Design testpc, start of the top module:
module testpc(
	clock,   
	reset,   
	pc,   
	instruction,   
	mem_data,   
	mem_addr,   
	mem_wdata,   
	mwrite_enable,
	mread_enable,
	regwrite_enable,   
	write_addr,   
	reg_write_data   
	);
Size in the first run: roughly 1700 cells after synthesis, ~100 I/O pins, roughly 11000 sq um of cells after synthesis.
Settings: LEC_CHECK=0, ABC_AREA=1, CAP_MARGIN=20, CELL_PAD_IN_SITES_GLOBAL_PLACEMENT=0, CORE_MARGIN=4, CORE_UTILIZATION=40, CTS_CLUSTER_DIAMETER=396, CTS_CLUSTER_SIZE=98, PLACE_DENSITY_LB_ADDON=0.04, SLEW_MARGIN=20, TNS_END_PERCENT=40; clock period 16.0 ns.
run.sh (not shown) runs the stock make flow with config.mk's settings and CLKGATE_MAP_FILE=.
Next try:
CAP_MARGIN = 0   (was 20)
CELL_PAD_IN_SITES_GLOBAL_PLACEMENT = 2   (was 0)
CORE_ASPECT_RATIO = 0.5   (was not set)
CORE_MARGIN = 2   (was 4)
CORE_UTILIZATION = 30   (was 40)
TNS_END_PERCENT = not set   (was 40)
=> The changed run finished clean. Core utilization decreases by 12 points. Wire length grows by 14%. Total power went up by 3.7%. First-iteration DRC count is lower by 9.1%. Final area climbs by 2.0%. Register-to-register slack improved by 60 ps. Worst setup slack improves by 230 ps. Via count went down by 0.64%. Final cell count increases by 6.0%. Maximum frequency rises by 1.5%.
Next try:
ABC_AREA = not set   (was 1)
CAP_MARGIN = 20   (was 0)
CELL_PAD_IN_SITES_GLOBAL_PLACEMENT = not set   (was 2)
CORE_ASPECT_RATIO = 1.85   (was 0.5)
CORE_UTILIZATION = 40   (was 30)
CTS_CLUSTER_DIAMETER = not set   (was 396)
CTS_CLUSTER_SIZE = not set   (was 98)
HOLD_SLACK_MARGIN = 0.26   (was not set)
PLACE_DENSITY = 0.94   (was not set)
PLACE_DENSITY_LB_ADDON = not set   (was 0.04)
SETUP_SLACK_MARGIN = -0.82   (was not set)
TNS_END_PERCENT = 55   (was not set)
After rerunning: This time the run finished but failed the layout checks on setup timing; clock skew goes down by 6.1 ps; worst hold slack improved by 27 ps; via count came out lower by a few percent.
Next try:
CAP_MARGIN = 0   (was 20)
CORE_ASPECT_RATIO = 0.53   (was 1.85)
GPL_TIMING_DRIVEN = 0   (was not set)
HOLD_SLACK_MARGIN = -0.04   (was 0.26)
PLACE_DENSITY = not set   (was 0.94)
SETUP_SLACK_MARGIN = not set   (was -0.82)
TNS_END_PERCENT = 85   (was 55)
What happened: With this change the flow produced a clean layout; count of clock-buffer cells in the layout grows by 1; area after synthesis is unchanged; power grows by 1.2%; register-to-register slack improves by 480 ps; sequential share of layout area shrinks by 0.29 points; worst setup slack improves by 500 ps; design area grows by 1.1%.

Starting RTL as in the previous note.
Settings: LEC_CHECK=0, CAP_MARGIN=0, CELL_PAD_IN_SITES_DETAIL_PLACEMENT=1, CORE_ASPECT_RATIO=0.6, CORE_MARGIN=8, CORE_UTILIZATION=26, CTS_CLUSTER_SIZE=19, GPL_TIMING_DRIVEN=0, HOLD_SLACK_MARGIN=0.24, SLEW_MARGIN=35, TNS_END_PERCENT=100; clock period 16.0 ns.
The starting point completed with no timing, DRC or antenna violations.
Rerun with:
- ABC_AREA: not set -> 1
- CAP_MARGIN: 0 -> 20
- CELL_PAD_IN_SITES_DETAIL_PLACEMENT: 1 -> not set
- CELL_PAD_IN_SITES_GLOBAL_PLACEMENT: not set -> 0
- CORE_ASPECT_RATIO: 0.6 -> not set
- CORE_MARGIN: 8 -> 2
- CORE_UTILIZATION: 26 -> 59
- CTS_CLUSTER_DIAMETER: not set -> 315
- CTS_CLUSTER_SIZE: 19 -> 98
- GPL_TIMING_DRIVEN: 0 -> not set
- HOLD_SLACK_MARGIN: 0.24 -> not set
- PLACE_DENSITY_LB_ADDON: not set -> 0.04
- SLEW_MARGIN: 35 -> 20
- TNS_END_PERCENT: 100 -> not set
The changed run ran to the end with no violations.
Clock-buffer cell count came out higher by 2.
Global-route usage grows by 20 points.
Maximum frequency increases by 1.8%.
Clock skew went down by 12 ps.
Sequential share of layout area goes up by 0.77 points.
Non-clock buffer count decreases by 47.
Worst setup slack improves by 280 ps.
Power falls by 15%.
Rerun with:
- ABC_AREA: 1 -> not set
- CELL_PAD_IN_SITES_GLOBAL_PLACEMENT: 0 -> not set
- CORE_UTILIZATION: 59 -> 40
- CTS_CLUSTER_DIAMETER: 315 -> not set
- CTS_CLUSTER_SIZE: 98 -> not set
- PLACE_DENSITY_LB_ADDON: 0.04 -> not set
=> The new run completed without violations; via count drops by 16%; first-iteration DRC count drops by 42%; core utilization drops by 21 points; wire length drops by 4.5%; clock skew climbs by 5.7 ps.
Rerun with:
- CAP_MARGIN: 20 -> 40
- CORE_ASPECT_RATIO: not set -> 0.53
- TNS_END_PERCENT: not set -> 85
Synthesized area does not change; first-iteration DRC count climbs by well over a third; hold slack is worse by 7.2 ps; routed wire length climbs by roughly a tenth.

Starting RTL as in the previous note.
Settings: LEC_CHECK=0, ABC_AREA=1, CAP_MARGIN=20, CORE_MARGIN=2, CORE_UTILIZATION=66, CTS_CLUSTER_DIAMETER=336, CTS_CLUSTER_SIZE=97, PLACE_DENSITY_LB_ADDON=0.01, SLEW_MARGIN=20; clock period 10.7 ns.
The baseline finished but failed the layout checks on negative setup slack.
==> next run, changes <==
CORE_ASPECT_RATIO = 0.5   (was unset)
CORE_UTILIZATION = 72   (was 66)
PLACE_DENSITY = 0.41   (was unset)
PLACE_DENSITY_LB_ADDON = unset   (was 0.01)
SETUP_SLACK_MARGIN = 3.1   (was unset)
TNS_END_PERCENT = 5   (was unset)
- The new run ended with an error in global routing
- die area drops by 7.8%
- synthesized area does not change
- synthesized cell count does not change
==> next run, changes <==
ABC_AREA = unset   (was 1)
CORE_ASPECT_RATIO = unset   (was 0.5)
CORE_UTILIZATION = 40   (was 72)
CTS_CLUSTER_DIAMETER = unset   (was 336)
CTS_CLUSTER_SIZE = unset   (was 97)
PLACE_DENSITY = unset   (was 0.41)
SETUP_SLACK_MARGIN = unset   (was 3.1)
TNS_END_PERCENT = unset   (was 5)
clock period = 15.8 ns   (was 10.7 ns; I/O delays follow)
=> With this change the flow went through all stages and came out clean; die area grows by 70%; synthesized area shrinks by 3.9%; synthesized cell count shrinks by 24%.
==> next run, changes <==
CORE_UTILIZATION = 68   (was 40)
CTS_CLUSTER_SIZE = 32   (was unset)
HOLD_SLACK_MARGIN = 0.3   (was unset)
SETUP_SLACK_MARGIN = -0.66   (was unset)
clock period = 11.0 ns   (was 15.8 ns; I/O delays follow)
After rerunning:
- This time the run finished with negative setup slack left
- cell area is higher by 4.9%
- global-route usage is higher by 24 points
- clock skew stays flat
- wire length is higher by 10%
- final cell count is lower by 2.3%
- register-to-register slack degrades by 3.9 ns
- sequential power is higher by 48%
- worst hold slack improves by 0.0094 ns
Power figures rest on the tool's default switching activity, not on a simulated workload.
